[config.mk]
export PLATFORM = sky130hd
export DESIGN_NAME = router_extended
export DESIGN_NICKNAME = router_extended
export VERILOG_FILES = /design/flow/design.v
export SDC_FILE = /design/flow/constraint.sdc
export NUM_CORES = 4
export LEC_CHECK = 0
export CAP_MARGIN = 20
export CORE_MARGIN = 2
export CORE_UTILIZATION = 70
export CTS_CLUSTER_DIAMETER = 352
export CTS_CLUSTER_SIZE = 25
export HOLD_SLACK_MARGIN = 0.3
export SETUP_SLACK_MARGIN = -0.36
export SLEW_MARGIN = 20
[constraint.sdc]
create_clock -name core_clock -period 5.95 [get_ports {clk}]
set_input_delay 1.1900 -clock core_clock [delete_from_list [all_inputs] [get_ports {clk}]]
set_output_delay 1.1900 -clock core_clock [all_outputs]
set_load 0.01 [all_outputs]
[design.v]
`timescale 1ns/1ps
module base2_alu #(
  parameter LAT_BIN = 1,   
  parameter LAT_DEC = 8,   
  parameter LAT_DUO = 6    
)(
  input  wire        clk,
  input  wire        rst,
  input  wire        start,
  input  wire [3:0]  opcode,
  input  wire [15:0] a,
  input  wire [15:0] b,
  output reg         busy,
  output reg         done,
  output reg  [31:0] result
);
  reg [7:0] countdown;
  wire [7:0] lat_sel =
      (opcode <= 4'd2) ? LAT_BIN :
      ((opcode <= 4'd5) ? LAT_DEC : LAT_DUO);
  wire [31:0] res_bin =
      (opcode==4'd0)   ? (a + b) :
      (opcode==4'd1)   ? (a - b) :
      (opcode==4'd2)   ? (a * b) :
      (opcode==4'd3)   ? (a + b) :
      (opcode==4'd4)   ? (a - b) :
      (opcode==4'd5) ? (a * 16'd10) :
      (opcode==4'd6) ? (a + b) :
      (opcode==4'd7) ? (a - b) :
      (opcode==4'd8)  ? (a * 16'd3) : 32'd0;
  always @(posedge clk) begin
    if (rst) begin
      busy <= 1'b0; done <= 1'b0; countdown <= 8'd0; result <= 32'd0;
    end else begin
      done <= 1'b0;
      if (start && !busy) begin
        busy      <= 1'b1;
        countdown <= (lat_sel==0) ? 1 : lat_sel;
      end else if (busy) begin
        if (countdown > 8'd1) begin
          countdown <= countdown - 8'd1;
        end else begin
          busy   <= 1'b0;
          done   <= 1'b1;
          result <= res_bin;
        end
      end
    end
  end
endmodule
`timescale 1ns/1ps
module base10_alu #(
  parameter LAT_DEC = 1,   
  parameter LAT_BIN = 6,   
  parameter LAT_DUO = 6    
)(
  input  wire        clk,
  input  wire        rst,
  input  wire        start,
  input  wire [3:0]  opcode,
  input  wire [15:0] a,
  input  wire [15:0] b,
  output reg         busy,
  output reg         done,
  output reg  [31:0] result
);
  reg [7:0] countdown;
  wire [7:0] lat_sel =
      ((opcode>=4'd3) && (opcode<=4'd5)) ? LAT_DEC :
      ((opcode<=4'd2) ? LAT_BIN : LAT_DUO);
  wire [31:0] res_bin =
      (opcode==4'd0)   ? (a + b) :
      (opcode==4'd1)   ? (a - b) :
      (opcode==4'd2)   ? (a * b) :
      (opcode==4'd3)   ? (a + b) :
      (opcode==4'd4)   ? (a - b) :
      (opcode==4'd5) ? (a * 16'd10) :
      (opcode==4'd6) ? (a + b) :
      (opcode==4'd7) ? (a - b) :
      (opcode==4'd8)  ? (a * 16'd3) : 32'd0;
  always @(posedge clk) begin
    if (rst) begin
      busy <= 1'b0; done <= 1'b0; countdown <= 8'd0; result <= 32'd0;
    end else begin
      done <= 1'b0;
      if (start && !busy) begin
        busy      <= 1'b1;
        countdown <= (lat_sel==0) ? 1 : lat_sel;
      end else if (busy) begin
        if (countdown > 8'd1) begin
          countdown <= countdown - 8'd1;
        end else begin
          busy   <= 1'b0;
          done   <= 1'b1;
          result <= res_bin;
        end
      end
    end
  end
endmodule
`timescale 1ns/1ps
module base12_alu #(
  parameter LAT_DUO = 1,   
  parameter LAT_BIN = 6,   
  parameter LAT_DEC = 8    
)(
  input  wire        clk,
  input  wire        rst,
  input  wire        start,
  input  wire [3:0]  opcode,
  input  wire [15:0] a,
  input  wire [15:0] b,
  output reg         busy,
  output reg         done,
  output reg  [31:0] result
);
  reg [7:0] countdown;
  wire [7:0] lat_sel =
      ((opcode>=4'd6) && (opcode<=4'd8)) ? LAT_DUO :
      ((opcode<=4'd2) ? LAT_BIN : LAT_DEC);
  wire [31:0] res_bin =
      (opcode==4'd0)   ? (a + b) :
      (opcode==4'd1)   ? (a - b) :
      (opcode==4'd2)   ? (a * b) :
      (opcode==4'd3)   ? (a + b) :
      (opcode==4'd4)   ? (a - b) :
      (opcode==4'd5) ? (a * 16'd10) :
      (opcode==4'd6) ? (a + b) :
      (opcode==4'd7) ? (a - b) :
      (opcode==4'd8)  ? (a * 16'd3) : 32'd0;
  always @(posedge clk) begin
    if (rst) begin
      busy <= 1'b0; done <= 1'b0; countdown <= 8'd0; result <= 32'd0;
    end else begin
      done <= 1'b0;
      if (start && !busy) begin
        busy      <= 1'b1;
        countdown <= (lat_sel==0) ? 1 : lat_sel;
      end else if (busy) begin
        if (countdown > 8'd1) begin
          countdown <= countdown - 8'd1;
        end else begin
          busy   <= 1'b0;
          done   <= 1'b1;
          result <= res_bin;
        end
      end
    end
  end
endmodule
`timescale 1ns/1ps
module router_extended #(
  parameter B2_LAT_BIN  = 1, B2_LAT_DEC  = 8, B2_LAT_DUO  = 6,
  parameter B10_LAT_DEC = 1, B10_LAT_BIN = 6, B10_LAT_DUO = 6,
  parameter B12_LAT_DUO = 1, B12_LAT_BIN = 6, B12_LAT_DEC = 8
)(
  input  wire        clk,
  input  wire        rst,
  input  wire        start,
  input  wire [2:0]  cond_sel,
  input  wire [3:0]  opcode,
  input  wire [15:0] op_a,
  input  wire [15:0] op_b,
  output reg         busy,
  output reg         done,
  output reg  [31:0] result
);
  localparam [1:0] ROUTE_SENTINEL = 2'd3;
  wire [1:0] forced_target = (cond_sel <= 3'd2) ? cond_sel[1:0] : ROUTE_SENTINEL;
  wire [1:0] full_router_target =
      (opcode <= 4'd2)   ? 2'd0 :
      (opcode <= 4'd5) ? 2'd1 :
                                  2'd2;
  localparam [1:0] DUO_FALLBACK_TARGET = (B10_LAT_DUO <= B2_LAT_DUO) ? 2'd1 : 2'd0;
  wire [1:0] router_210_target =
      (opcode <= 4'd2)   ? 2'd0 :
      (opcode <= 4'd5) ? 2'd1 :
                                  DUO_FALLBACK_TARGET;
  wire [1:0] routed_target =
      (forced_target != ROUTE_SENTINEL) ? forced_target :
      (cond_sel == 3'd3) ? full_router_target :
      (cond_sel == 3'd4) ? router_210_target :
                           full_router_target;  
  reg  start_b2, start_b10, start_b12;
  wire busy_b2, done_b2;   wire [31:0] res_b2;
  wire busy_b10, done_b10; wire [31:0] res_b10;
  wire busy_b12, done_b12; wire [31:0] res_b12;
  base2_alu #(.LAT_BIN(B2_LAT_BIN), .LAT_DEC(B2_LAT_DEC), .LAT_DUO(B2_LAT_DUO)) u_b2(
    .clk(clk), .rst(rst), .start(start_b2), .opcode(opcode), .a(op_a), .b(op_b),
    .busy(busy_b2), .done(done_b2), .result(res_b2)
  );
  base10_alu #(.LAT_DEC(B10_LAT_DEC), .LAT_BIN(B10_LAT_BIN), .LAT_DUO(B10_LAT_DUO)) u_b10(
    .clk(clk), .rst(rst), .start(start_b10), .opcode(opcode), .a(op_a), .b(op_b),
    .busy(busy_b10), .done(done_b10), .result(res_b10)
  );
  base12_alu #(.LAT_DUO(B12_LAT_DUO), .LAT_BIN(B12_LAT_BIN), .LAT_DEC(B12_LAT_DEC)) u_b12(
    .clk(clk), .rst(rst), .start(start_b12), .opcode(opcode), .a(op_a), .b(op_b),
    .busy(busy_b12), .done(done_b12), .result(res_b12)
  );
  localparam S_IDLE=0, S_WAIT=1;
  reg [0:0] st;
  always @(posedge clk) begin
    if (rst) begin
      st <= S_IDLE; busy <= 1'b0; done <= 1'b0;
      start_b2 <= 1'b0; start_b10 <= 1'b0; start_b12 <= 1'b0;
      result <= 32'd0;
    end else begin
      done <= 1'b0;
      start_b2 <= 1'b0; start_b10 <= 1'b0; start_b12 <= 1'b0;
      case (st)
        S_IDLE: begin
          if (start) begin
            busy <= 1'b1;
            if (routed_target==2'd0) start_b2  <= 1'b1;
            if (routed_target==2'd1) start_b10 <= 1'b1;
            if (routed_target==2'd2) start_b12 <= 1'b1;
            st <= S_WAIT;
          end
        end
        S_WAIT: begin
          if ( (routed_target==2'd0 && done_b2) ||
               (routed_target==2'd1 && done_b10) ||
               (routed_target==2'd2 && done_b12) ) begin
            result <= (routed_target==2'd0) ? res_b2 :
                      (routed_target==2'd1) ? res_b10 :
                                              res_b12;
            done   <= 1'b1;
            busy   <= 1'b0;
            st     <= S_IDLE;
          end
        end
      endcase
    end
  end
endmodule
[run.sh]
#!/bin/bash
# the make line also repeats each setting of config.mk as NAME=value (left out here)
make -C /OpenROAD-flow-scripts/flow DESIGN_CONFIG=/design/flow/config.mk WORK_HOME=/design/flow/orfs CLKGATE_MAP_FILE= finish
==> run notes, run 1 <==
The layout was made with Yosys and OpenROAD.

The final RePlAce weighted congestion is 1.02. The total length of routed wires is ~70,000 um. For this run, the slowest stage of the critical path takes 610 ps. In the CTS report, the clock slew at the register clock pins of the worst setup and hold paths is listed as 60 ps.

The highest metal layer used by the detailed router is met4. The worst setup slack after layout is -758 ps. The max-cap check violation count is 0.

Setup slack on the worst reg-to-reg path comes out at 2530 ps. The synthesized chip area reported by yosys is a little under 20,000 um2. The count of input and output buffers is approximately 75. Per the final timing report, the hold violations number 0. The clock sink total is 164. After detailed placement, the total cell area comes to about 22,000 um2. Per STA, the worst path is made up of buf_6 > buf_6 > and2_4 > fa_2 > inv_2 > fa_2 > fa_2 > fa_1 > inv_1 > fa_1 > inv_1 > fa_1 > inv_2 > ha_4 > and3_4 > buf_6 > a31oi_4 > o31ai_4 > xnor2_2 > o21ai_1 > or4b_4 > nor2_1 > nor3_1.

The clock insertion delay at the later pin of the skew report is 430 ps. In this run, distinct cell masters in the synthesized netlist total ~80. Per the CTS log, the maximum H-tree level is 4. The origin of the worst min-delay path is result[24]$_SDFFE_PP0P_. The routed length on met1 is 24,100 um.

The region available for standard cell placement spans 27,600 um2. The net count after synthesis is 2,832. Per the synth stats, the flop cell with the highest instance count is sky130_fd_sc_hd__dfxtp_1. The share of total power dissipated in the clock network is 7.9%. The floorplan step set the die width to roughly 170 um.

The clock buffer count from CTS is 17. The run did not pass the layout checks because of negative setup slack. After Yosys synthesis, XOR and XNOR cells account for 3.65% of the synthesized area. The clock root buffer master is sky130_fd_sc_hd__clkbuf_16. The aggregate negative setup slack is -32,350 ps. After global routing the overflow that remains totals 0. The routed design uses 7490 um of met3 wire. The startpoint of the worst-slack reg-to-reg timing path is u_b10.countdown[2]$_SDFFE_PP0P_. In the detailed route, the total length drawn on met2 is approximately 32,000 um. In this run the core area contains about 61 standard-cell rows. The largest delay contributor family on the critical path is adder cells. Measured in cells, the most critical reg-to-reg path has a length of 6. Before placement the cells fill 70.6% of the core. The maximum fanout encountered on the critical timing path is 5. By instance count, the leading cell after synthesis is sky130_fd_sc_hd__nand2_1. The via count of the routed design is approximately 20,000. The DRC marker count from the first detailed-route iteration is 2,427. The adder-cell share of the synthesized area is 32.4%. The via count of the first global-routing pass is 19,700. The number of nets in the layout is 3,037. The clock tree skew after final layout is 9.06 ps. The count of inserted antenna diode cells is 0. The flow ran to the end, but the layout failed its checks. The count of placed standard cells in the final layout, fillers left out is around 3,000.

The element type at the critical path start is an input pin. The number of buffer and inverter stages on the critical path is 7. The number of cells produced by synthesis is 2,406.

The pin count of the biggest net entering global routing is 68. Yosys attributes the largest share of cell area to sky130_fd_sc_hd__fa_1 (20%), sky130_fd_sc_hd__dfxtp_1 (17%), sky130_fd_sc_hd__ha_1 (12%), sky130_fd_sc_hd__nand2_1 (6.0%), sky130_fd_sc_hd__inv_1 (5.6%). After synthesis, the share of flip-flops with an asynchronous set or reset is 0%. The wire length per cell after detailed routing is 23.2 um. No sink is reached through more buffers than the 2 on the longest clock path. Sequential cells consume a total of around 1100 uW. The type recorded for the worst min-delay path is reg2reg. The final number of max-transition violations is 0. The proportion of total power due to net switching is 48.8%.

The largest part of the power goes to combinational logic. The final cell area excluding filler cells is 23,600 um2. The cell area power density is slightly above 600 nW/um2. The fraction of power consumed by sequential logic is 7.9%.

Of the total power, combinational logic draws a little over four fifths. The overall global routing resource usage is 44.6%. The kind of capture point of the worst setup path is a flop. The cell-internal power is 7370 uW. The critical path crosses 23 cells after its start point. Power attributed to the clock group is 1140 uW. Including well taps, the total number of placed cells is between 2,000 and 3,000. The most critical setup path has its startpoint at op_a[5].

After filler insertion, the fill cell instance count of the layout stands at 1,395. The count of pins on the block boundary is approximately 76. For this run, the detailed router's first-pass iteration total came to 6. The arrival time reported for the critical path endpoint is 6990 ps. The worst hold path terminates at result[24]$_SDFFE_PP0P_. After floorplanning, the die was sized to cover 29,100 um2. Ranked by instance count, the synthesized netlist is headed by sky130_fd_sc_hd__nand2_1 (312), sky130_fd_sc_hd__inv_1 (290), sky130_fd_sc_hd__nor2_1 (201). The DRC violation count after routing is 0. The final cycle utilization of the critical path is 113%. The share of synthesized cell area in and-or and or-and compound cells is 18.6%. The final timing report derives a shortest allowable period of 6710 ps. The utilization of the core after routing is 85.8%.

The worst-path cell with the longest stage delay is sky130_fd_sc_hd__fa_2. The post-synthesis mux area share is about 2.5%. The global-route wire length before repair is 101,000 um. The area share of and/or/nand/nor cells after synthesis is between 15 and 20%. The half-perimeter wire length after detailed placement is 47,600 um. The average instance area after synthesis is a little over 8 um2. The dominant kind of combinational cell is adder cells. Yosys reports that the leading cell type by area covers 20.4% of the netlist area. The number of standard cells reported by yosys is 2,406. TritonCTS built the clock tree. Setup violations remaining at the end of the flow were counted as 69. VDD sags by at most 657 uV. The initial antenna violation count came to 0.

The area growth from synthesis to layout is 21.5%. The top achievable clock speed is approximately 0.15 GHz. The worst register-to-register path ends at u_b10.result[23]$_SDFFE_PP0P_.

Counting flops and latches in the post-synthesis netlist gives 164. The static leakage power is 0.0105 uW. The tally of OpenROAD warnings is 51. Combinational power for this build is roughly 12,000 uW. Checking max transition, the worst relative margin is 22.7%. The number of synthesized flops with an enable pin is 0. The class of the most critical setup path is in2reg. Yosys printed 4 warnings. The count of cells along the worst hold path is 2.

In the routed layout, each cell is associated on average with a via count of 6.64. After synthesis the cells add up to 19,400 um2. The pin slew with the least headroom to its limit is between 1000 and 1500 ps.

The die is ~170 um tall. The capture point of the critical path is u_b2.result[18]$_SDFFE_PP0P_. The share of the Yosys chip area taken by registers is 16.9%.

The remaining number of nets flagged by the antenna check after routing is 0. Setup repair after global routing could not meet its margin everywhere. The data required time of the worst path is 6230 ps. The switching component of the power was reported as 7030 uW. The synthesized design spends more area on one cell type than any other, namely sky130_fd_sc_hd__fa_1.
stage by stage:
step	worst slack [ps]	power [uW]	hold slack, ps
3_3_place_gp	-1300	9800	434
4_1_cts	-559	12700	453
5_1_grt	-855	15100	477
2_1_floorplan	-512	6890	424
3_5_place_dp	-1490	10200	441
6_report	-758	14400	452
repair_timing:
item,4_1_cts,5_1_grt
cloned,0,0
pin swaps,80,125
buffers inserted,29,32
hold buffers,0,0
setup endpoints to repair,69,69
gates resized,223,171
area by class of cell:
class	count	area (um2)	area share, %
inverter	293	1110	4.71
multi-input combinational	1827	15500	65.7
timing repair buffer	308	2610	11.1
clock inverter	14	174	0.736
tap	378	473	2.00
clock buffer	18	439	1.86
sequential	164	3280	13.9
routing by layer:
metal	track usage (%)	vias up
li1	-	8499
met1	51.5	9338
met2	76.2	1575
met3	8.91	534
met4	27.9	0
met5	0	-
==> run 2: changes to the inputs <==
CORE_UTILIZATION = 72   (was 70)
CTS_CLUSTER_DIAMETER = unset   (was 352)
CTS_CLUSTER_SIZE = unset   (was 25)
HOLD_SLACK_MARGIN = unset   (was 0.3)
PLACE_DENSITY_LB_ADDON = 0.01   (was unset)
SETUP_SLACK_MARGIN = unset   (was -0.36)
clock period = 6.59 ns   (was 5.95 ns; I/O delays follow)
==> run 2 against run 1 <==
Effect of this change:
- the run now fails in global routing
- area after synthesis unchanged
- synthesized cell count is the same
- die area down 2.7%
==> run notes, run 2 <==
Implementation results

The flow did not finish. The flow stopped in global routing. The first error in the log reads "[ERROR GRT-0116] Global routing finished with congestion. Check the congestion regions in the DRC Viewer". The share of async-settable or async-resettable flops after synthesis came to 0% (unchanged). The final RePlAce weighted congestion is 0.999 (-2.0%). The overall global routing resource usage is 63.3%. The count of input and output buffers is 75 (unchanged).

The number of H-tree branching levels is 4 (unchanged). The number of warnings reported in the yosys synthesis log was 4 (unchanged). The die span in y is 168 um (-1.4%). Per the synth stats, the flop cell with the highest instance count is sky130_fd_sc_hd__dfxtp_1. The flip-flop and latch count after synthesis is 164 (unchanged). After synthesis, the largest family of logic cells by area is adder cells. The fraction of synthesized cell area taken by the top area cell type is 20.4% (unchanged). The count of pins on the block boundary came to 76 (unchanged).

The area share of and/or/nand/nor cells after synthesis came to 17.7% (unchanged). The count of unique library cells instantiated by Yosys is 80 (unchanged). The number of buffers on the longest clock path is 3 (+1). The main area contributors are sky130_fd_sc_hd__fa_1 (20%), sky130_fd_sc_hd__dfxtp_1 (17%), sky130_fd_sc_hd__ha_1 (12%), sky130_fd_sc_hd__nand2_1 (6.0%), sky130_fd_sc_hd__inv_1 (5.6%). The number of synthesized flops with an enable pin is 0 (unchanged). The core area is 26,700 um2 (-3.0%). The clock buffer count from CTS is 25 (+8). The average instance area after synthesis came to 8.08 um2 (unchanged).

The dominant cell by count in the synthesized netlist is sky130_fd_sc_hd__nand2_1. The total number of placement rows was 60 (-1.6%). The remaining global-route overflow is 10. Counting instances in the post-synthesis netlist gives the leading cell types as sky130_fd_sc_hd__nand2_1 (312), sky130_fd_sc_hd__inv_1 (290), sky130_fd_sc_hd__nor2_1 (201). The proportion of synthesized chip area in sequential cells is 16.9% (unchanged). The share of synthesized cell area in and-or and or-and compound cells is 18.6% (unchanged).

The area of the mapped netlist is 19,400 um2 (unchanged). The number of cells produced by synthesis is 2,406 (unchanged). The synthesized chip area reported by yosys was 19,400 um2 (unchanged). The adder-cell share of the synthesized area came to 32.4% (unchanged). The half-perimeter wire length after detailed placement is 50,100 um (+5.3%). The tree is rooted in a sky130_fd_sc_hd__clkbuf_16. The number of nets at floorplan is 2,832 (unchanged). The post-synthesis mux area share is 2.50% (unchanged). The count of hold buffers inserted by post-cts repair was 0 (unchanged).

The number of standard cells reported by yosys is 2,406 (unchanged). The clock sink total was 164 (unchanged). The horizontal die dimension is 168 um (-1.4%). The area enclosed by the die boundary is 28,300 um2 (-2.7%).

The synthesized-area fraction occupied by xor and xnor cells came to 3.65% (unchanged). The core utilization before placement is 72.8% (+2.2 points). The worst slack at placement came to -1000 ps (+495 ps). Of all cell types, the one taking the most synthesized area is sky130_fd_sc_hd__fa_1.
run 2: repair_timing:
| item | 4_1_cts |
|---|---|
| setup buffers | 51 |
| pin swaps | 67 |
| setup endpoints to repair | 69 |
| resized | 220 |
| gates cloned | 5 |
run 2: layer usage:
metal / global-route usage (%) / GRT overflow
met3: 32.2 / 0
met4: 64.1 / 6
met2: 89.0 / 4
met5: 7.30 / 0
met1: 66.1 / 0
run 2: metrics by stage:
stage / cell area (um2) / instances / power (uW) / util (%) / hold slack [ps]
CTS: 23600 / 2981 / 11300 / 88.4 / 454
detailed placement: 21900 / 2892 / 9220 / 82.0 / 444
floorplan: 19800 / 2406 / 6190 / - / 424
global placement: 21900 / 2892 / 8760 / 82.0 / 434
==> run 3: changes to the inputs <==
ABC_AREA = 1   (was unset)
CORE_UTILIZATION = 70   (was 72)
CTS_CLUSTER_SIZE = 25   (was unset)
PLACE_DENSITY_LB_ADDON = unset   (was 0.01)
SETUP_SLACK_MARGIN = 0.53   (was unset)
clock period = 5.27 ns   (was 6.59 ns; I/O delays follow)
==> run 3 against run 2 <==
Effect of this change:
- the run again fails in global routing
- die area is 11% higher
- synthesized cell count is 33% higher
- area after synthesis grew 8.1%
==> run notes, run 3 <==
Implementation results

The number of nets at floorplan is 3,622 (+28%). After synthesis, the largest family of logic cells by area is adder cells. The number of buffers on the longest clock path is 2 (-1). The post-synthesis mux area share is 0% (-2.5 points). The last stage reached is global routing. The number of warnings reported in the yosys synthesis log was 4 (unchanged).

The number of standard cells reported by yosys is 3,196 (+33%). The adder-cell share of the synthesized area came to 29.9% (-2.5 points). The die span in y is 177 um (+5.3%). The clock root buffer master is sky130_fd_sc_hd__clkbuf_16. The number of H-tree branching levels is 4 (unchanged). The number of cells produced by synthesis is 3,196 (+33%).

By area the synthesized netlist is led by sky130_fd_sc_hd__fa_1 (19%), sky130_fd_sc_hd__dfxtp_1 (16%), sky130_fd_sc_hd__nand2_1 (14%), sky130_fd_sc_hd__inv_1 (13%), sky130_fd_sc_hd__ha_1 (11%). Sorting the Yosys area breakdown by cell type puts at the top sky130_fd_sc_hd__fa_1. The commonest register cell is sky130_fd_sc_hd__dfxtp_1. Counting instances in the post-synthesis netlist gives the leading cell types as sky130_fd_sc_hd__nand2_1 (781), sky130_fd_sc_hd__inv_1 (703), sky130_fd_sc_hd__nor2_1 (267). The count of hold buffers inserted by post-cts repair came to 0 (unchanged). The horizontal die dimension is 177 um (+5.3%). The synthesized-area fraction occupied by xor and xnor cells was 1.37% (-2.3 points). The average instance area after synthesis is 6.58 um2 (-19%). The area enclosed by the die boundary came to 31,400 um2 (+11%). The core utilization before placement was 71.0% (-1.8 points). The synthesized chip area reported by yosys is 21,000 um2 (+8.1%). The fraction of synthesized cell area taken by the top area cell type is 18.8% (-1.5 points). The share of async-settable or async-resettable flops after synthesis is 0% (unchanged). The count of pins on the block boundary came to 76 (unchanged). The core area was 29,600 um2 (+11%). The overall global routing resource usage is 79.2%. The count of unique library cells instantiated by Yosys is 47 (-41%).

The dominant cell by count in the synthesized netlist is sky130_fd_sc_hd__nand2_1. The clock buffer count from CTS was 17 (-32%). The remaining global-route overflow is 269. The area of the mapped netlist is 21,000 um2 (+8.1%). The area share of and/or/nand/nor cells after synthesis is 26.8% (+9.1 points). The run stopped with a tool error. The half-perimeter wire length after detailed placement is 57,600 um (+15%).

The clock sink total is 164 (unchanged). The count of input and output buffers is 75 (unchanged). The proportion of synthesized chip area in sequential cells is 15.6% (-1.3 points). The final RePlAce weighted congestion was 1.04 (+4.3%). The tool reported: "[ERROR GRT-0116] Global routing finished with congestion. Check the congestion regions in the DRC Viewer".

The flip-flop and latch count after synthesis is 164 (unchanged). The share of synthesized cell area in and-or and or-and compound cells came to 11.3% (-7.3 points). The number of synthesized flops with an enable pin is 0 (unchanged). The total number of placement rows is 63 (+5.0%).
## run 3: metal layers
layer / overflow / track usage, %
met5: 2 / 30.9
met4: 110 / 79.9
met3: 3 / 63.1
met2: 149 / 96.8
met1: 5 / 78.4
## run 3: per-stage QoR
stage	instance area, um2	power [uW]	worst slack, ps	cells	util [%]
after floorplan	21800	9080	-629	3196	-
after detailed placement	23900	13500	-1880	3730	80.7
after global placement	23900	13200	-1690	3730	80.7
after CTS	26800	17200	-848	3889	90.4
## run 3: what timing repair did
action | 4_1_cts
setup buffers | 118
hold endpoints to repair | 0
pin swaps | 191
cloned | 9
resized | 434
endpoints found under the setup margin | 82
==> run 4: changes to the inputs <==
CORE_ASPECT_RATIO = 1.3   (was unset)
CORE_UTILIZATION = 72   (was 70)
CTS_CLUSTER_DIAMETER = 283   (was unset)
CTS_CLUSTER_SIZE = 96   (was 25)
PLACE_DENSITY = 0.42   (was unset)
SETUP_SLACK_MARGIN = 2.49   (was 0.53)
TNS_END_PERCENT = 10   (was unset)
clock period = 8.35 ns   (was 5.27 ns; I/O delays follow)
==> run 4 against run 3 <==
Effect of this change:
- the run again fails in global routing
- area after synthesis unchanged
- die area down 2.7%
- synthesized cell count stayed put
==> run notes, run 4 <==
Implementation results

The count of input and output buffers is 75 (unchanged). The area of the mapped netlist was 21,000 um2 (unchanged). The number of buffers on the longest clock path is 3 (+1). The count of unique library cells instantiated by Yosys is 47 (unchanged). The adder-cell share of the synthesized area is 29.9% (unchanged).

The synthesized-area fraction occupied by xor and xnor cells is 1.37% (unchanged). The area share of and/or/nand/nor cells after synthesis is 26.8% (unchanged). The fraction of synthesized cell area taken by the top area cell type is 18.8% (unchanged).

The number of H-tree branching levels is 4 (unchanged). The post-place instance area is 22,400 um2 (-6.4%). The number of synthesized flops with an enable pin is 0 (unchanged). The synthesized chip area reported by yosys is 21,000 um2 (unchanged). The half-perimeter wire length after detailed placement is 55,100 um (-4.4%). The share of async-settable or async-resettable flops after synthesis is 0% (unchanged).

The die span in y came to 199 um (+12%). The flip-flop and latch count after synthesis is 164 (unchanged). The clock buffer count from CTS is 25 (+8). The largest area contributor in the synthesized netlist is sky130_fd_sc_hd__fa_1.

The number of standard cells reported by yosys is 3,196 (unchanged). The synthesis report names the predominant flop master as sky130_fd_sc_hd__dfxtp_1. The final RePlAce weighted congestion is 1.03 (-0.98%).

The core area is 28,900 um2 (-2.6%). The core utilization before placement was 72.8% (+1.9 points). Global routing used around two thirds of the available tracks. The number of nets at floorplan is 3,622 (unchanged).

The count of hold buffers inserted by post-cts repair is 0 (unchanged). The first error in the log reads "[ERROR GRT-0232] Routing congestion too high. Check the congestion heatmap in the GUI". The dominant cell by count in the synthesized netlist is sky130_fd_sc_hd__nand2_1. Yosys attributes the largest share of cell area to sky130_fd_sc_hd__fa_1 (19%), sky130_fd_sc_hd__dfxtp_1 (16%), sky130_fd_sc_hd__nand2_1 (14%), sky130_fd_sc_hd__inv_1 (13%), sky130_fd_sc_hd__ha_1 (11%). The last stage reached is global routing. The clock sink total is 164 (unchanged).

The average instance area after synthesis is 6.58 um2 (unchanged). The share of synthesized cell area in and-or and or-and compound cells came to 11.3% (unchanged). The synthesis run shows the most used standard cells to be sky130_fd_sc_hd__nand2_1 (781), sky130_fd_sc_hd__inv_1 (703), sky130_fd_sc_hd__nor2_1 (267). The remaining global-route overflow is 8. In this run the clock root is driven by a sky130_fd_sc_hd__clkbuf_16.

The run stopped with a tool error. The count of pins on the block boundary is 76 (unchanged). The post-synthesis mux area share is 0% (unchanged). The proportion of synthesized chip area in sequential cells is 15.6% (unchanged).

The horizontal die dimension is 154 um (-13%). The number of warnings reported in the yosys synthesis log is 4 (unchanged). By area, the combinational part of the netlist is dominated by adder cells.

The number of cells produced by synthesis was 3,196 (unchanged). The area enclosed by the die boundary is 30,600 um2 (-2.7%). The total number of placement rows was 71 (+13%).
## run 4: timing repair
action,in CTS
pin swaps,73
gates cloned,3
setup buffers,35
gates resized,353
endpoints found under the setup margin,78
## run 4: stage by stage
| step | worst slack (ps) | instances | util [%] |
|---|---|---|---|
| floorplan | 1830 | 3196 | - |
| global placement | 474 | 3563 | 77.5 |
| detailed placement | 376 | 3563 | 77.5 |
| CTS | 1840 | 3633 | 83.4 |
## run 4: per-layer routing
| layer | overflow | track usage, % |
|---|---|---|
| met3 | 1 | 44.4 |
| met5 | 0 | 18.6 |
| met2 | 4 | 91.4 |
| met1 | 0 | 64.0 |
| met4 | 3 | 71.1 |
==> run 5: changes to the inputs <==
ABC_AREA = unset   (was 1)
CORE_ASPECT_RATIO = unset   (was 1.3)
CTS_CLUSTER_DIAMETER = unset   (was 283)
CTS_CLUSTER_SIZE = unset   (was 96)
SETUP_SLACK_MARGIN = unset   (was 2.49)
TNS_END_PERCENT = 15   (was 10)
clock period = 4.03 ns   (was 8.35 ns; I/O delays follow)
==> run 5 against run 4 <==
Effect of this change:
- the run again fails in global routing
- die area decreased by 7.4%
- area after synthesis is 7.5% lower
- synthesized cell count shrank 25%
==> run notes, run 5 <==
Implementation results

The tool reported: "[ERROR GRT-0116] Global routing finished with congestion. Check the congestion regions in the DRC Viewer". The horizontal die dimension is 168 um (+9.4%). The commonest cells after synthesis are sky130_fd_sc_hd__nand2_1 (312), sky130_fd_sc_hd__inv_1 (290), sky130_fd_sc_hd__nor2_1 (201).

The overall global routing resource usage is 72.3%. The clock buffer count from CTS is 25 (unchanged). The final RePlAce weighted congestion is 1.01 (-2.1%). The dominant kind of combinational cell is adder cells. The share of async-settable or async-resettable flops after synthesis is 0% (unchanged). The count of hold buffers inserted by post-cts repair is 0 (unchanged). The area share of and/or/nand/nor cells after synthesis is 17.7% (-9.1 points). The die span in y is 168 um (-15%).

The core utilization before placement was 72.8% (-0.078 points). The count of unique library cells instantiated by Yosys is 80 (+70%). The count of pins on the block boundary is 76 (unchanged).

The synthesized chip area reported by yosys came to 19,400 um2 (-7.5%). The largest area contributor in the synthesized netlist is sky130_fd_sc_hd__fa_1. The count of input and output buffers is 75 (unchanged). The flip-flop and latch count after synthesis is 164 (unchanged). The last stage reached is global routing. The prevailing post-synth register cell is sky130_fd_sc_hd__dfxtp_1. The core area came to 26,700 um2 (-7.4%). The area enclosed by the die boundary is 28,300 um2 (-7.4%). The proportion of synthesized chip area in sequential cells is 16.9% (+1.3 points).

The number of H-tree branching levels was 4 (unchanged). The number of synthesized flops with an enable pin is 0 (unchanged). The dominant cell by count in the synthesized netlist is sky130_fd_sc_hd__nand2_1. The number of standard cells reported by yosys is 2,406 (-25%). The remaining global-route overflow is 74.

The fraction of synthesized cell area taken by the top area cell type came to 20.4% (+1.5 points). The number of cells produced by synthesis is 2,406 (-25%). The average instance area after synthesis came to 8.08 um2 (+23%). The share of synthesized cell area in and-or and or-and compound cells is 18.6% (+7.3 points).

The number of warnings reported in the yosys synthesis log is 4 (unchanged). The number of nets at floorplan is 2,832 (-22%). The clock root buffer master is sky130_fd_sc_hd__clkbuf_16. The area of the mapped netlist is 19,400 um2 (-7.5%). The half-perimeter wire length after detailed placement is 52,000 um (-5.5%). The synthesized-area fraction occupied by xor and xnor cells is 3.65% (+2.3 points). The adder-cell share of the synthesized area is 32.4% (+2.5 points).

The number of buffers on the longest clock path was 3 (unchanged). The total number of placement rows is 60 (-15%). The run stopped with a tool error. The post-synthesis mux area share came to 2.50% (+2.5 points).

The clock sink total is 164 (unchanged). The synthesis report lists the most area-consuming cells as sky130_fd_sc_hd__fa_1 (20%), sky130_fd_sc_hd__dfxtp_1 (17%), sky130_fd_sc_hd__ha_1 (12%), sky130_fd_sc_hd__nand2_1 (6.0%), sky130_fd_sc_hd__inv_1 (5.6%).
## run 5: per-stage QoR
step | cells | setup slack [ps] | hold WS (ps) | TNS [ps] | cell area [um2]
after floorplan | 2406 | -2050 | 424 | -134910 | 19800
after global placement | 3041 | -2880 | 436 | -211820 | 23000
after CTS | 3138 | -2150 | 459 | -146480 | 25000
after detailed placement | 3041 | -3120 | 442 | -227290 | 23000
## run 5: timing repair
item / 4_1_cts
setup endpoints to repair: 84
pin swaps: 160
setup buffers: 63
resized: 273
gates cloned: 2
## run 5: routing by layer
layer  track usage [%]  GRT overflow
met1              72.1             1
met2              94.1            42
met3              50.8             2
met4              74.7            29
met5              9.57             0
==> run 6: changes to the inputs <==
ABC_AREA = 0   (was unset)
CELL_PAD_IN_SITES_GLOBAL_PLACEMENT = 2   (was unset)
CORE_MARGIN = 10   (was 2)
CORE_UTILIZATION = 51   (was 72)
CTS_CLUSTER_DIAMETER = 270   (was unset)
CTS_CLUSTER_SIZE = 62   (was unset)
MAX_ROUTING_LAYER = met4   (was unset)
MIN_ROUTING_LAYER = met2   (was unset)
PLACE_DENSITY = 0.61   (was 0.42)
TNS_END_PERCENT = unset   (was 15)
clock period = 13.7 ns   (was 4.03 ns; I/O delays follow)
==> run 6 against run 5 <==
Effect of this change:
- synthesized cell count is the same
- the run now finishes clean
- die area grew 64%
- area after synthesis is the same
==> run notes, run 6 <==
The layout was made with Yosys and OpenROAD.

After synthesis, the largest family of logic cells by area is adder cells. Max-slew check failures listed in the final report amount to 0. The post-synthesis mux area share is 2.50% (unchanged).

Sequential cells burn 11.5% of the power. The synthesized-area fraction occupied by xor and xnor cells is 3.65% (unchanged). The endpoint of the worst hold path is reported as u_b10.result[4]$_SDFFE_PP0P_. The synthesized chip area reported by yosys was 19,400 um2 (unchanged).

The wire length per cell after detailed routing is between 20 and 25 um. The stage delay of the slowest cell on the critical path is 1080 ps. The endpoint of the worst register-to-register path is u_b10.result[28]$_SDFFE_PP0P_.

The first routing iteration left 5,169 violations. The register-to-register setup slack is 10,820 ps. The worst setup path is launched from an input pin.

The final route contains 23,900 vias. The adder-cell share of the synthesized area is 32.4% (unchanged). In the final report, the number of hold violations comes to 0. The combinational share of power is 76.0%. In this run the VDD rail shows a maximum IR drop of ~170 uV. Note that the worst hold path type here is reg2reg. The number of buffers on the longest clock path is 2 (-1).

The core utilization before placement is 51.6% (-21 points). The cell sitting at the root of the clock tree is a sky130_fd_sc_hd__clkbuf_16. The clock buffer count from CTS was 17 (-32%). The area enclosed by the die boundary is 46,300 um2 (+64%).

The pin closest to its max-slew limit shows a slew of 1250 ps. For reference, the top cells by area after synthesis are sky130_fd_sc_hd__fa_1 (20%), sky130_fd_sc_hd__dfxtp_1 (17%), sky130_fd_sc_hd__ha_1 (12%), sky130_fd_sc_hd__nand2_1 (6.0%), sky130_fd_sc_hd__inv_1 (5.6%). The filler cells instantiated in the layout total between 3,000 and 4,000.

The largest area contributor in the synthesized netlist is sky130_fd_sc_hd__fa_1. The count of unique library cells instantiated by Yosys is 80 (unchanged). Power attributed to the clock group is 536 uW.

At the later pin of the worst-skew pair, clock insertion delay measures 430 ps. The flip-flop and latch count after synthesis was 164 (unchanged). The number of nets at floorplan came to 2,832 (unchanged). The cell area power density is slightly above 200 nW/um2. The last timing report of the flow puts the setup violation total at 0. For reference, the most critical setup path is categorized as in2reg. The via count of the first global-routing pass was 26,100. The dominant cell by count in the synthesized netlist is sky130_fd_sc_hd__nand2_1. The critical path runs through a total of 24 cells. The remaining global-route overflow is 0. The proportion of synthesized chip area in sequential cells came to 16.9% (unchanged). The average instance area after synthesis is 8.08 um2 (unchanged). The horizontal die dimension is 215 um (+28%). Per the breakdown, switching nets consume a little over half of all power. The share of synthesized cell area in and-or and or-and compound cells is 18.6% (unchanged). In the final timing run, aggregate negative setup slack is 0 ps. The worst setup path is captured at a flop. The max-cap check violation count is 0.

The arrival time of data at the worst endpoint is listed as 10,240 ps. The number of cells produced by synthesis came to 2,406 (unchanged). The area of the mapped netlist was 19,400 um2 (unchanged). OpenSTA lists the critical path endpoint as u_b12.result[30]$_SDFFE_PP0P_. The initial antenna violation count is 2. The worst hold path begins at u_b10.result[4]$_SDFFE_PP0P_. The half-perimeter wire length after detailed placement was 47,300 um (-9.1%). Setup repair after global routing left no endpoint under its margin. The core area is 37,700 um2 (+41%). The number of synthesized flops with an enable pin is 0 (unchanged). The tally of OpenROAD warnings is 48. In the global route stage, overall resource usage came out at 44.5%. According to the report, the first pass of detailed routing completed in 44 iterations. The count of pins on the block boundary is 76 (unchanged).

Hold timing on the final database bottoms out at a slack of between 400 and 500 ps. The DRC violation count after routing is 0. The power spent charging and discharging nets is 2290 uW. Entering global routing, the biggest net connects about 86 pins. Timing would allow up to roughly 0.10 GHz. In the synthesized netlist, the cells that appear most often are sky130_fd_sc_hd__nand2_1 (312), sky130_fd_sc_hd__inv_1 (290), sky130_fd_sc_hd__nor2_1 (201). The clock sink total is 164 (unchanged).

According to the timing report, the critical path is launched from op_b[7]. The total length of routed wires is 65,400 um. The count of input and output buffers is 75 (unchanged). The slowest stage of the critical path is the sky130_fd_sc_hd__clkdlybuf4s50_1 cell. Per the detail_route report, vias per standard cell equal 8.12. The final RePlAce weighted congestion is 1.11 (+9.9%). Looking at the cell usage after synthesis, the top flip-flop cell is sky130_fd_sc_hd__dfxtp_1. The number of H-tree branching levels is 4 (unchanged). The maximum fanout encountered on the critical timing path is 15.

In the final run the clock tree shows a worst skew of 9.09 ps. The area growth from synthesis to layout is 9.34%. The die span in y is 215 um (+28%). The group drawing the most power is combinational logic. In this run the critical path is formed by clkdlybuf4s50_1 > ha_1 > inv_1 > fa_1 > inv_1 > fa_1 > inv_1 > fa_1 > inv_1 > fa_1 > fa_1 > inv_1 > fa_1 > inv_1 > ha_1 > a211oi_1 > o21ai_0 > a31oi_1 > o31ai_2 > a41oi_1 > o21ai_0 > and4_1 > or3_1 > a21oi_1. The path depth of the worst reg2reg path is 6. The worst path uses 72.2% of the clock period. The share of async-settable or async-resettable flops after synthesis is 0% (unchanged). The number of standard cells reported by yosys is 2,406 (unchanged).

The reported sequential group power is 496 uW. The detail route stage leaves a number of antenna-violating nets equal to 0. The startpoint of the worst-slack reg-to-reg timing path is u_b10.countdown[2]$_SDFFE_PP0P_. The post-cts sizing count is 0 (-100%).

In the final design database the tool counted 2,834 nets. The count of cells along the worst hold path is 2. The share of power burned in the clock network is 12.5%. TritonCTS built the clock tree.

The number of setup buffers added after CTS is 0 (-100%). The first global-routing pass estimated 103,000 um of wire. The number of buffer and inverter stages on the critical path is 7. The data required time of the worst path is around 14,000 ps. The analysis attributes to cell leakage a power of slightly above 0.009 uW.

The clock transition time at the flip-flop clock pins of the worst setup and hold paths is about 60 ps. The fraction of synthesized cell area taken by the top area cell type came to 20.4% (unchanged). The cell family contributing the most delay on the critical path is adder cells.

The flow ran to the end and the layout has no timing, DRC or antenna violations. Subtracting the final worst setup slack from the clock period gives around 9900 ps. The number of warnings reported in the yosys synthesis log is 4 (unchanged). Per the slew report, the remaining headroom to the max-slew limit stands at between 15 and 20%.

The area share of and/or/nand/nor cells after synthesis is 17.7% (unchanged). The power report lists the combinational group at 3270 uW. The cell-internal power is 2010 uW.

The total number of placement rows is 71 (+18%). The count of hold buffers inserted by post-cts repair is 0 (unchanged).
[run 6: per-stage QoR]
stage	std cells	power (uW)	cell area, um2	worst slack, ps	util, %
after global placement	2900	3540	20600	3690	54.6
after floorplan	2406	2660	19400	5240	-
after detailed placement	2900	3540	20600	3520	54.6
final	2944	4300	21300	3810	56.5
after CTS	2932	4090	21200	3990	56.4
after global routing	2942	4640	21300	3530	56.4
[run 6: final cells by class]
class,count,area (um2),share of cell area [%]
multi-input cells,1827,14600,68.6
flip-flops and latches,164,3280,15.4
inverters,293,1100,5.17
repair buffers,105,968,4.55
well taps,511,639,3.01
clock buffers,17,425,2.00
clock inverters,15,226,1.07
diodes,12,30.0,0.141
[run 6: per-layer routing]
layer | up-vias | part of all wire [%] | GRT usage [%]
li1 | 8038 | - | -
met1 | 8436 | 0 | -
met2 | 6598 | 47 | 50.4
met3 | 841 | 42 | 57.4
met4 | 0 | 11 | 9.46
met5 | - | 0 | -
==> run 7: changes to the inputs <==
ABC_AREA = unset   (was 0)
CELL_PAD_IN_SITES_GLOBAL_PLACEMENT = unset   (was 2)
CORE_MARGIN = 2   (was 10)
CORE_UTILIZATION = 70   (was 51)
CTS_CLUSTER_DIAMETER = unset   (was 270)
CTS_CLUSTER_SIZE = 37   (was 62)
MAX_ROUTING_LAYER = unset   (was met4)
MIN_ROUTING_LAYER = unset   (was met2)
PLACE_DENSITY = unset   (was 0.61)
clock period = 6.35 ns   (was 13.7 ns; I/O delays follow)
==> run 7 against run 6 <==
Effect of this change:
- now fails the layout checks on negative setup slack
- first-iteration DRC count fell by 34%
- cell count up 2.5%
- largest power group unchanged
- clock-buffer cell count rose by 11
- global-route usage up 4.2 points
- register-to-register slack got worse by 7700 ps
- combinational power rose to 3.6 times the previous value
- synthesized cell count unchanged
==> run notes, run 7 <==
The layout was made with Yosys and OpenROAD.

The final number of max-transition violations was 0 (unchanged). The area growth from synthesis to layout is 23.3%. The proportion of total power due to net switching is 49.6% (-3.7 points). The pin count of the biggest net entering global routing is 79 (-8.1%). The proportion of synthesized chip area in sequential cells is 16.9% (unchanged). The synthesis run shows the most used standard cells to be sky130_fd_sc_hd__nand2_1 (312), sky130_fd_sc_hd__inv_1 (290), sky130_fd_sc_hd__nor2_1 (201).

The count of placed standard cells in the final layout, fillers left out was 3,017 (+2.5%). The half-perimeter wire length after detailed placement is 47,800 um (+1.1%). The path depth of the worst reg2reg path is 6 (unchanged).

The power consumed by the clock network is 1300 uW (+140%). The fraction of synthesized cell area taken by the top area cell type is 20.4% (unchanged). Looking at the critical path, the single cell with the biggest stage delay is sky130_fd_sc_hd__fa_1. The number of nets at floorplan came to 2,832 (unchanged). The critical path is of the in2reg type.

Among all cell types in the netlist, the one instantiated most often is sky130_fd_sc_hd__nand2_1. The DRC violation count after routing is 0 (unchanged). The minimum clock period is 7370 ps.

The number of buffer and inverter stages on the critical path is 9 (+2). The count of unique library cells instantiated by Yosys was 80 (unchanged). The top achievable clock speed is 0.136 GHz. The number of buffers on the longest clock path is 3 (+1). The via count of the first global-routing pass is 20,600 (-21%).

The power attributed to combinational cells is 11,900 uW (+260%). The number of cells produced by synthesis is 2,406 (unchanged). The DRC marker count from the first detailed-route iteration is 3,429 (-34%).

The maximum fanout encountered on the critical timing path is 6 (-9). The average instance area after synthesis is 8.08 um2 (unchanged). The area enclosed by the die boundary is 29,100 um2 (-37%). In the power breakdown, the biggest contributor is combinational logic. The initial antenna violation count is 3 (+1). The final RePlAce weighted congestion is 0.976 (-12%). The origin of the worst min-delay path is result[25]$_SDFFE_PP0P_. The adder-cell share of the synthesized area is 32.4% (unchanged).

The post-synthesis mux area share came to 2.50% (unchanged). The stage delay of the slowest cell on the critical path is 620 ps (-460 ps). The number of standard cells reported by yosys was 2,406 (unchanged). For hold timing, the worst endpoint is result[25]$_SDFFE_PP0P_. The number of warnings reported in the yosys synthesis log is 4 (unchanged). The share of async-settable or async-resettable flops after synthesis is 0% (unchanged). For reference, the top cells by area after synthesis are sky130_fd_sc_hd__fa_1 (20%), sky130_fd_sc_hd__dfxtp_1 (17%), sky130_fd_sc_hd__ha_1 (12%), sky130_fd_sc_hd__nand2_1 (6.0%), sky130_fd_sc_hd__inv_1 (5.6%). The clock insertion delay at the later pin of the skew report is 470 ps (+40 ps).

The total length of routed wires is 79,200 um (+21%). The reported sequential group power is 1070 uW (+120%). The biggest area contributor in the post-synthesis netlist is sky130_fd_sc_hd__fa_1. The synthesized-area fraction occupied by xor and xnor cells is 3.65% (unchanged). The placed instance count is 2,930 (+1.0%). The area of the mapped netlist was 19,400 um2 (unchanged).

The element type at the critical path start is an input pin. The number of synthesized flops with an enable pin was 0 (unchanged). Counting stages on the worst path, the most repeated cell is sky130_fd_sc_hd__inv_1. The static leakage power was 0.0107 uW (+14%). The remaining number of nets flagged by the antenna check after routing is 0 (unchanged). The power spent charging and discharging nets is 7060 uW (+210%). The worst supply voltage drop on vdd came to 641 uV (+270%). The run finished, with violations left. The worst setup slack after layout was -1020 ps (-4840 ps). The pin slew with the least headroom to its limit is 1210 ps (-36.1 ps).

Setup repair after global routing could not meet its margin everywhere. The core area came to 27,600 um2 (-27%). The number of vias per cell after detailed routing is 7.05 (-13%).

The register-to-register setup slack came to 3120 ps (-7700 ps). The setup-violating endpoint count in the final report is 63 (+63). The clock sink total is 164 (unchanged). The core utilization before placement is 70.6% (+19 points). The combinational share of power was 83.3% (+7.3 points). The reasons given for failing layout checks are negative setup slack.

The total number of placement rows is 61 (-14%). The max-cap check violation count is 0 (unchanged). For reference, the critical path cell chain is clkdlybuf4s50_1 > buf_6 > inv_1 > nor2_1 > ha_1 > inv_1 > fa_1 > fa_1 > inv_1 > fa_2 > fa_1 > inv_1 > fa_1 > inv_1 > ha_2 > nand2_1 > o31ai_4 > buf_6 > a41oi_4 > o21ai_2 > buf_4 > xor2_2 > nor2_2 > o21ai_1.

The cell area power density came to 594 nW/um2 (+190%). The share of synthesized cell area in and-or and or-and compound cells is 18.6% (unchanged). The horizontal die dimension is 171 um (-21%). The dominant kind of combinational cell is adder cells. The global-route wire length before repair was 109,000 um (+6.5%). The count of cells along the worst hold path is 2 (unchanged). The number of H-tree branching levels is 4 (unchanged). The prevailing post-synth register cell is sky130_fd_sc_hd__dfxtp_1.

The final cycle utilization of the critical path came to 116% (+44 points). The cell-internal power is 7170 uW (+260%). The startpoint of the worst-slack reg-to-reg timing path is u_b12.countdown[2]$_SDFFE_PP0P_. The count of fill cells added during filler insertion is 1,270 (-65%).

The CTS tree is built. The utilization of the core after routing is 87.0% (+31 points). The flip-flop and latch count after synthesis was 164 (unchanged). The number of gates on the worst path with buffers counted is 24 (unchanged).

The number of nets in the layout is 3,055 (+7.8%). The share of power burned in the clock network is 9.2% (-3.3 points). Per STA, the startpoint of the critical path is op_a[15].

The hold violation total from the final report is 0 (unchanged). STA classifies the critical path endpoint as a flop. The wire length per cell after detailed routing is 26.3 um (+18%).

In this run the worst hold path is classified as reg2reg. The critical path ends at u_b2.result[28]$_SDFFE_PP0P_. The via count of the routed design is 21,300 (-11%).

The max-slew headroom at the worst pin is 18.2% (+1.8 points). The clock tree skew after final layout is 12.0 ps (+2.88 ps). The area share of and/or/nand/nor cells after synthesis is 17.7% (unchanged). The fraction of power consumed by sequential logic came to 7.5% (-4.0 points). The largest delay contributor family on the critical path is adder cells. The count of input and output buffers is 75 (unchanged).

The tally of OpenROAD warnings is 51 (+6.3%). The data required time of the worst path is 6750 ps (-7310 ps). The clock buffer count from CTS is 25 (+8). The die span in y was 171 um (-21%).

Per the timing report, the most critical flop-to-flop path finishes at u_b12.result[24]$_SDFFE_PP0P_. The clock root buffer master is sky130_fd_sc_hd__clkbuf_16. The clock transition time at the flip-flop clock pins of the worst setup and hold paths is 60 ps (about the same).

The remaining global-route overflow is 0 (unchanged). The count of pins on the block boundary is 76 (unchanged). The count of hold buffers inserted by post-cts repair was 0 (unchanged). The first-pass iteration count of the detailed router is 17 (-61%). The synthesized chip area reported by yosys is 19,400 um2 (unchanged). The arrival time reported for the critical path endpoint was 7770 ps (-2470 ps).

The overall global routing resource usage is 48.7% (+4.2 points).
==> run 7: layer usage <==
metal,routed length [um],global-route usage (%)
met1,25200,55.1
met2,34400,80.2
met3,10300,11.7
met4,9200,35.8
met5,77,0
==> run 7: repair_timing <==
action	CTS	global route
setup buffers	35	14
gates resized	199	156
cloned	6	0
pin swaps	67	74
setup endpoints to repair	69	69
==> run 7: cell type report <==
class	count	area, um2	area share [%]
flip-flops and latches	164	3280	13.7
inverters	293	1110	4.61
diodes	4	10.0	0.0418
multi-input cells	1827	15500	64.8
clock buffers	28	667	2.78
well taps	378	473	1.97
clock inverters	5	100	0.418
repair buffers	318	2810	11.7
==> run 7: per-stage QoR <==
stage	power, uW	worst slack (ps)	instance area [um2]	setup TNS, ps	hold WS [ps]
4_1_cts	11600	-225	23500	-5740	455
3_5_place_dp	9520	-1170	21900	-73360	441
5_1_grt	14900	-1260	24000	-44650	481
2_1_floorplan	6460	-192	19800	-2840	424
6_report	14200	-1020	24000	-33370	459
3_3_place_gp	9170	-1090	21900	-64040	434
==> run 8: changes to the inputs <==
ABC_AREA = 1   (was unset)
CAP_MARGIN = 15   (was 20)
CELL_PAD_IN_SITES_GLOBAL_PLACEMENT = 0   (was unset)
CORE_ASPECT_RATIO = 1.81   (was unset)
CORE_UTILIZATION = 72   (was 70)
CTS_CLUSTER_DIAMETER = 255   (was unset)
CTS_CLUSTER_SIZE = 41   (was 37)
GPL_ROUTABILITY_DRIVEN = 1   (was unset)
MAX_ROUTING_LAYER = met4   (was unset)
MIN_ROUTING_LAYER = met1   (was unset)
PLACE_DENSITY_LB_ADDON = 0.19   (was unset)
SETUP_SLACK_MARGIN = -0.0   (was unset)
SLEW_MARGIN = 40   (was 20)
clock period = 2.14 ns   (was 6.35 ns; I/O delays follow)
==> run 8 against run 7 <==
Effect of this change:
- the flow now stops in clock tree synthesis
- die area is 5.2% higher
- area after synthesis is 8.1% higher
- synthesized cell count is 33% higher
==> run notes, run 8 <==
Implementation results

The area of the mapped netlist is 21,000 um2 (+8.1%). The adder-cell share of the synthesized area was 29.9% (-2.5 points). The main area contributors are sky130_fd_sc_hd__fa_1 (19%), sky130_fd_sc_hd__dfxtp_1 (16%), sky130_fd_sc_hd__nand2_1 (14%), sky130_fd_sc_hd__inv_1 (13%), sky130_fd_sc_hd__ha_1 (11%). The core utilization before placement is 72.8% (+2.2 points). The die span in y came to 234 um (+37%). The dominant cell by count in the synthesized netlist is sky130_fd_sc_hd__nand2_1.

The count of pins on the block boundary was 76 (unchanged). The core area is 28,900 um2 (+4.9%). The count of input and output buffers came to 75 (unchanged). The last stage reached is clock tree synthesis. The synthesized chip area reported by yosys is 21,000 um2 (+8.1%). The number of warnings reported in the yosys synthesis log is 4 (unchanged).

The number of cells produced by synthesis was 3,196 (+33%). The share of synthesized cell area in and-or and or-and compound cells came to 11.3% (-7.3 points). The flip-flop and latch count after synthesis was 164 (unchanged). The number of synthesized flops with an enable pin is 0 (unchanged). The post-synthesis mux area share came to 0% (-2.5 points). The flow did not finish. The number of nets at floorplan is 3,622 (+28%). The area enclosed by the die boundary came to 30,700 um2 (+5.2%). The first error in the log reads "[ERROR DPL-0038] Utilization greater than 100%, impossible to legalize". The half-perimeter wire length after detailed placement is 66,700 um (+39%). The fraction of synthesized cell area taken by the top area cell type came to 18.8% (-1.5 points).

The synthesized-area fraction occupied by xor and xnor cells is 1.37% (-2.3 points). The worst slack at placement came to -4210 ps (-3050 ps). The number of standard cells reported by yosys is 3,196 (+33%). The horizontal die dimension is 131 um (-23%).

Among the non-sequential cells, adder cells take the most area. The average instance area after synthesis is 6.58 um2 (-19%). For reference, the top cells by count after synthesis are sky130_fd_sc_hd__nand2_1 (781), sky130_fd_sc_hd__inv_1 (703), sky130_fd_sc_hd__nor2_1 (267).

Among all flip-flop cells after synthesis, the most frequent one is sky130_fd_sc_hd__dfxtp_1. The share of async-settable or async-resettable flops after synthesis is 0% (unchanged). The largest area contributor in the synthesized netlist is sky130_fd_sc_hd__fa_1.

The proportion of synthesized chip area in sequential cells is 15.6% (-1.3 points). The count of unique library cells instantiated by Yosys is 47 (-41%). The total number of placement rows is 84 (+38%). The area share of and/or/nand/nor cells after synthesis was 26.8% (+9.1 points).

The final RePlAce weighted congestion is 1.14 (+17%). The placed instance count is 3,994 (+36%).
-- run 8: through the flow --
step                      hold WS (ps)  util (%)  total power [uW]  area, um2
after detailed placement           464      90.5             34700      26200
after global placement             449      90.5             32700      26200
after floorplan                    437         -             22500      22000
==> run 9: changes to the inputs <==
CAP_MARGIN = 20   (was 15)
CELL_PAD_IN_SITES_GLOBAL_PLACEMENT = unset   (was 0)
CORE_ASPECT_RATIO = unset   (was 1.81)
CORE_UTILIZATION = 40   (was 72)
CTS_CLUSTER_DIAMETER = 381   (was 255)
CTS_CLUSTER_SIZE = 55   (was 41)
GPL_ROUTABILITY_DRIVEN = unset   (was 1)
MIN_ROUTING_LAYER = unset   (was met1)
PLACE_DENSITY_LB_ADDON = unset   (was 0.19)
SETUP_SLACK_MARGIN = -0.91   (was -0.0)
SLEW_MARGIN = 10   (was 40)
clock period = 10.0 ns   (was 2.14 ns; I/O delays follow)
==> run 9 against run 8 <==
Effect of this change:
- now clean on timing, DRC and antenna
- synthesized cell count unchanged
- area after synthesis is the same
- die area is 78% higher
==> run notes, run 9 <==
The layout was made with Yosys and OpenROAD.

The worst pin sits at a relative slew slack of between 20 and 30%. The horizontal die dimension is 233 um (+78%). Counting cells, the worst reg-to-reg path comes to 11. OpenROAD reports that the post-layout worst path occupies 82.6% of the period. The flip-flop and latch count after synthesis is 164 (unchanged). By count the netlist is led by sky130_fd_sc_hd__nand2_1 (781), sky130_fd_sc_hd__inv_1 (703), sky130_fd_sc_hd__nor2_1 (267).

The count of input and output buffers is 75 (unchanged). The share of synthesized cell area in and-or and or-and compound cells is 11.3% (unchanged). The post-synthesis mux area share is 0% (unchanged). For this block, the via count after detailed routing is 19,800. Derived from the worst setup path, the maximum achievable clock frequency is between 0.1 and 0.15 GHz. The share of power burned in the clock network is a little under an eighth. The first-pass iteration count of the detailed router is 5. The main area contributors are sky130_fd_sc_hd__fa_1 (19%), sky130_fd_sc_hd__dfxtp_1 (16%), sky130_fd_sc_hd__nand2_1 (14%), sky130_fd_sc_hd__inv_1 (13%), sky130_fd_sc_hd__ha_1 (11%).

Max fanout on the critical path was recorded as 13. The post-cts sizing count is 0. The CTS tree is built.

STA classifies the critical path endpoint as a flop. The die span in y is 233 um (-0.27%). The synthesized chip area reported by yosys is 21,000 um2 (unchanged). The tree is rooted in a sky130_fd_sc_hd__clkbuf_16. The critical path's slowest stage uses the library cell sky130_fd_sc_hd__clkdlybuf4s50_1. At the pin with the least slew margin, the transition time is 1080 ps. The worst setup path is launched from an input pin. According to the finish report, the design has a final net count of 3,631. The number of synthesized flops with an enable pin was 0 (unchanged). Per the post-route antenna check, the number of violating nets is 0. Cell internal power was estimated by the tool at approximately 2600 uW. Looking at hold timing, the worst path starts from u_b10.countdown[1]$_SDFFE_PP0P_. According to the hold report, the worst path is of the reg2reg type. In this run the critical register-to-register path is launched from u_b10.countdown[0]$_SDFFE_PP0P_.

The global-route wire length before repair is 106,000 um. The worst setup path startpoint is op_a[10]. The flow ran to the end and the layout has no timing, DRC or antenna violations. The worst setup slack after layout is 1740 ps. The number of gates on the worst path with buffers counted is 23. The post-place instance area came to 22,500 um2 (-14%). Looking at the gate-level netlist, the highest instance count belongs to sky130_fd_sc_hd__nand2_1. Setup repair after global routing left no endpoint under its margin. The final hold violation count recorded for this run is 0.

Per STA, the worst path is made up of clkdlybuf4s50_1 > nand2_1 > fa_1 > fa_1 > fa_1 > fa_1 > inv_1 > fa_1 > inv_1 > fa_1 > inv_1 > ha_1 > a21oi_1 > o21ai_0 > a21oi_1 > o21ai_0 > a21oi_1 > xor2_1 > nand2_1 > nand2_1 > nand3_1 > nand2_1 > inv_1. The area growth from synthesis to layout is 9.86%. The count of pins on the block boundary is 76 (unchanged). The number of cells on the worst hold path is listed as 2. Dividing the detail-routed via count by the number of cells gives 5.08. The worst slack at placement is 1270 ps (+5490 ps). The number of buffer and inverter stages on the critical path is 5. The combinational share of power is ~76%. The share of async-settable or async-resettable flops after synthesis is 0% (unchanged). The number of setup buffers added after CTS is 0. The final cell area excluding filler cells is approximately 23,000 um2.

The clock tree skew after final layout is 13.6 ps. The most critical hold endpoint after final layout shows a slack of 465 ps. The post-route total power is about 5700 uW.

The clock sink total is 164. The via count of the first global-routing pass came to around 20,000. Across the run, the number of max-cap violations was 0. The path with the worst hold slack has its endpoint at u_b10.countdown[1]$_SDFFE_PP0P_.

Per STA, the highest per-stage delay on the worst path measures 1110 ps. Detailed-route iteration 0 reported a violation count of 1,177. The critical path is of the in2reg type. The total length of routed wires is 66,300 um.

In this run, power in combinational logic comes to 4370 uW. The minimum clock period is 8260 ps. CTS built an H-tree with a depth of 4. The cell area power density is 248 nW/um2. The final layout reports a setup TNS of 0 ps. The largest delay contributor family on the critical path is adder cells. The final RePlAce weighted congestion is 0.981 (-14%). The fraction of power consumed by sequential logic is a little under an eighth. The cell type with the highest occurrence count on the critical path is sky130_fd_sc_hd__fa_1.

Dividing the detail-routed wire length by the instance count gives 17.0 um. Global routing finished with a remaining overflow of 0. For this design, the CTS-stage hold fixing added 0 buffers. The area share of and/or/nand/nor cells after synthesis was 26.8% (unchanged).

The DRC violation count after routing is 0. The area of the mapped netlist was 21,000 um2 (unchanged). The setup-violating endpoint count in the final report is 0. CTS reports a maximum clock tree buffer depth of 2. The number of cells produced by synthesis is 3,196 (unchanged). The power spent charging and discharging nets is 3160 uW. The capture point of the critical path is u_b12.result[20]$_SDFFE_PP0P_. The area enclosed by the die boundary is 54,400 um2 (+78%). The number of standard cells reported by yosys came to 3,196 (unchanged). The static leakage power is 0.0124 uW.

The number of nets at floorplan was 3,622 (unchanged). The total number of placement rows came to 84 (unchanged). Clock network power for this build is 688 uW.

Across all stage logs, warnings added up to 46. The prevailing post-synth register cell is sky130_fd_sc_hd__dfxtp_1. The group drawing the most power is combinational logic.

Entering global routing, the biggest net connects 81 pins. The half-perimeter wire length after detailed placement is 51,600 um (-23%). The clock transition time at the flip-flop clock pins of the worst setup and hold paths is 60 ps. The endpoint of the worst register-to-register path is u_b10.result[1]$_SDFFE_PP0P_. The average instance area after synthesis is 6.58 um2 (unchanged). The number of warnings reported in the yosys synthesis log is 4 (unchanged). The clock insertion delay at the later pin of the skew report is between 400 and 500 ps. In this run the register-to-register setup slack is ~7400 ps.

The core utilization before placement is 40.3% (-33 points). The data required time of the worst path is 10,320 ps. The final max-slew violation count recorded for this run is 0. The synthesized-area fraction occupied by xor and xnor cells is 1.37% (unchanged). The adder-cell share of the synthesized area is 29.9% (unchanged). The overall global routing resource usage is 25.7%. The arrival time reported for the critical path endpoint is 8590 ps. The count of unique library cells instantiated by Yosys was 47 (unchanged). The proportion of total power due to net switching is 55.2%.

The number of clock buffers added by TritonCTS is 17. The count of inserted antenna diode cells is 0. The largest area contributor in the synthesized netlist is sky130_fd_sc_hd__fa_1. The worst supply voltage drop on vdd is 285 uV. The proportion of synthesized chip area in sequential cells was 15.6% (unchanged). The initial antenna violation count is 1. Summed over all sequential cells, the power is 681 uW. The fraction of synthesized cell area taken by the top area cell type is 18.8% (unchanged). The core area is 52,200 um2 (+81%). Grouping non-sequential cells by family puts the most area in adder cells.
-- run 9: metrics by stage --
step	util, %	std cells
after detailed placement	43.0	3872
final	44.2	3906
after CTS	44.2	3904
after global placement	43.0	3872
after global routing	44.2	3906
after floorplan	-	3196
-- run 9: metal layers --
metal	vias up	part of all wire, %	track usage, %
li1	9848	-	-
met5	-	0	-
met4	0	3.0	7.34
met2	576	47	43.0
met3	115	6.1	3.76
met1	9294	44	32.2
-- run 9: layout make-up --
| cell class | instances | area, um2 |
|---|---|---|
| fillers | 5544 | 29100 |
| multi-input cells | 2196 | 14600 |
| flip-flops and latches | 164 | 3280 |
| inverters | 711 | 2670 |
| repair buffers | 115 | 1070 |
| well taps | 688 | 861 |
| clock buffers | 20 | 447 |
| clock inverters | 12 | 169 |
Power is estimated from default activity; no workload was simulated.
